// FIFO
module FIFO(clk, rst, wr_en, rd_en, buf_in, buf_out, buf_empty, buf_full, fifo_counter);
input clk, rst, wr_en, rd_en;
input [7:0] buf_in;
output [7:0] buf_out;
output buf_empty, buf_full;
output [6:0] fifo_counter;
reg [7:0] buf_out;
reg buf_empty, buf_full;
reg [6:0] fifo_counter;
reg [5:0] rd_ptr, wr_ptr;
reg [7:0] buf_mem[63:0];
always@ (fifo_counter) begin
    buf_empty = (fifo_counter == 0);  
    buf_full = (fifo_counter == 64);  
end
always @(posedge clk or posedge rst) begin
    if( rst )  
        fifo_counter <= 0;
    else if((!buf_full && wr_en) && (!buf_empty && rd_en))  
        fifo_counter <= fifo_counter;
    else if (!buf_full && wr_en)  
        fifo_counter <= fifo_counter + 1;
    else if (!buf_empty && rd_en)  
        fifo_counter <= fifo_counter - 1;
    else  
        fifo_counter <= fifo_counter;
end
always @(posedge clk or posedge rst) begin
    if (rst)  
        buf_out <= 0;
    else begin
        if (rd_en && !buf_empty)
            buf_out <= buf_mem[rd_ptr];
        else  
            buf_out <= buf_out;
    end
end
always @(posedge clk) begin
    if (!buf_full && wr_en)
        buf_mem[wr_ptr] <= buf_in;
    else
        buf_mem[wr_ptr] <= buf_mem[wr_ptr];
end
always @(posedge clk or posedge rst) begin
    if(rst) begin
        wr_ptr <= 0;
        rd_ptr <= 0;
    end
    else begin
        if (!buf_full && wr_en)  
            wr_ptr <= wr_ptr + 1;
        else  
            wr_ptr <= wr_ptr;
        if (!buf_empty && rd_en)  
            rd_ptr <= rd_ptr + 1;
        else  
            rd_ptr <= rd_ptr;               
    end
end
endmodule
Size in the first run: ~29 I/O pins.
clock: 3.45 ns
lec_check: 0
abc_area: 0
cap_margin: 35
core_margin: 5
core_utilization: 67
gpl_routability_driven: 1
min_routing_layer: met1
place_density: 0.45
setup_slack_margin: 1.02
slew_margin: 20
run.sh (not shown) runs the stock make flow with config.mk's settings and CLKGATE_MAP_FILE=.
==> next run, changes <==
==> flow/config.mk (replaced) <==
export PLATFORM = sky130hd
export DESIGN_NAME = FIFO
export DESIGN_NICKNAME = FIFO
export VERILOG_FILES = /design/flow/design.v
export SDC_FILE = /design/flow/constraint.sdc
export NUM_CORES = 4
export LEC_CHECK = 0
export ABC_AREA = 1
export CAP_MARGIN = 20
export CORE_MARGIN = 2
export CORE_UTILIZATION = 16
export SLEW_MARGIN = 20
==> flow/constraint.sdc (replaced) <==
create_clock -name core_clock -period 2.05 [get_ports {clk}]
set_input_delay 0.4100 -clock core_clock [delete_from_list [all_inputs] [get_ports {clk}]]
set_output_delay 0.4100 -clock core_clock [all_outputs]
set_load 0.01 [all_outputs]
Outcome: The changed run completed, yet does not pass: negative setup slack. Area after synthesis climbs by 7.5%. Via count climbs by 38%. Clock power climbs by 75%. Register-to-register slack degrades by 0.91 ns. Worst hold slack degrades by 0.16 ns. Total power climbs by 100%. Setup slack degrades by 0.91 ns. Final area climbs by 18%. Combinational power climbs to 2.7 times its value. Cell count climbs by 150%. Global-route usage drops by 21 points.
==> next run, changes <==
--- a/flow/config.mk
+++ b/flow/config.mk
@@ -9,4 +9,4 @@
 export CAP_MARGIN = 20
 export CORE_MARGIN = 2
-export CORE_UTILIZATION = 16
+export CORE_UTILIZATION = 68
 export SLEW_MARGIN = 20
==> flow/constraint.sdc (replaced) <==
create_clock -name core_clock -period 2.16 [get_ports {clk}]
set_input_delay 0.4320 -clock core_clock [delete_from_list [all_inputs] [get_ports {clk}]]
set_output_delay 0.4320 -clock core_clock [all_outputs]
set_load 0.01 [all_outputs]
After rerunning: The changed run reached the layout checks and failed them: negative setup slack; worst hold slack gains 0.077 ns; synthesized cell count is unchanged; routed wire length shrinks by about 8%; final area shrinks by 12%.
==> next run, changes <==
--- a/flow/config.mk
+++ b/flow/config.mk
@@ -6,7 +6,6 @@
 export NUM_CORES = 4
 export LEC_CHECK = 0
-export ABC_AREA = 1
 export CAP_MARGIN = 20
 export CORE_MARGIN = 2
-export CORE_UTILIZATION = 68
+export CORE_UTILIZATION = 40
 export SLEW_MARGIN = 20
==> flow/constraint.sdc (replaced) <==
create_clock -name core_clock -period 3.71 [get_ports {clk}]
set_input_delay 0.7420 -clock core_clock [delete_from_list [all_inputs] [get_ports {clk}]]
set_output_delay 0.7420 -clock core_clock [all_outputs]
set_load 0.01 [all_outputs]
=> With this change the flow completed without violations. Flip-flop count does not change. Final cell count is lower by 29%. Wire length is lower by 21%. Area after synthesis is lower by about 7%. Utilization is lower by 32 points. Non-clock buffer count is lower by 61. Final area is lower by about 6%. Global-route usage is lower by 17 points. Critical path depth is lower by 3. Hold slack gets better by 0.24 ns.
No activity file was given, so power comes from the tool's default toggle rates.
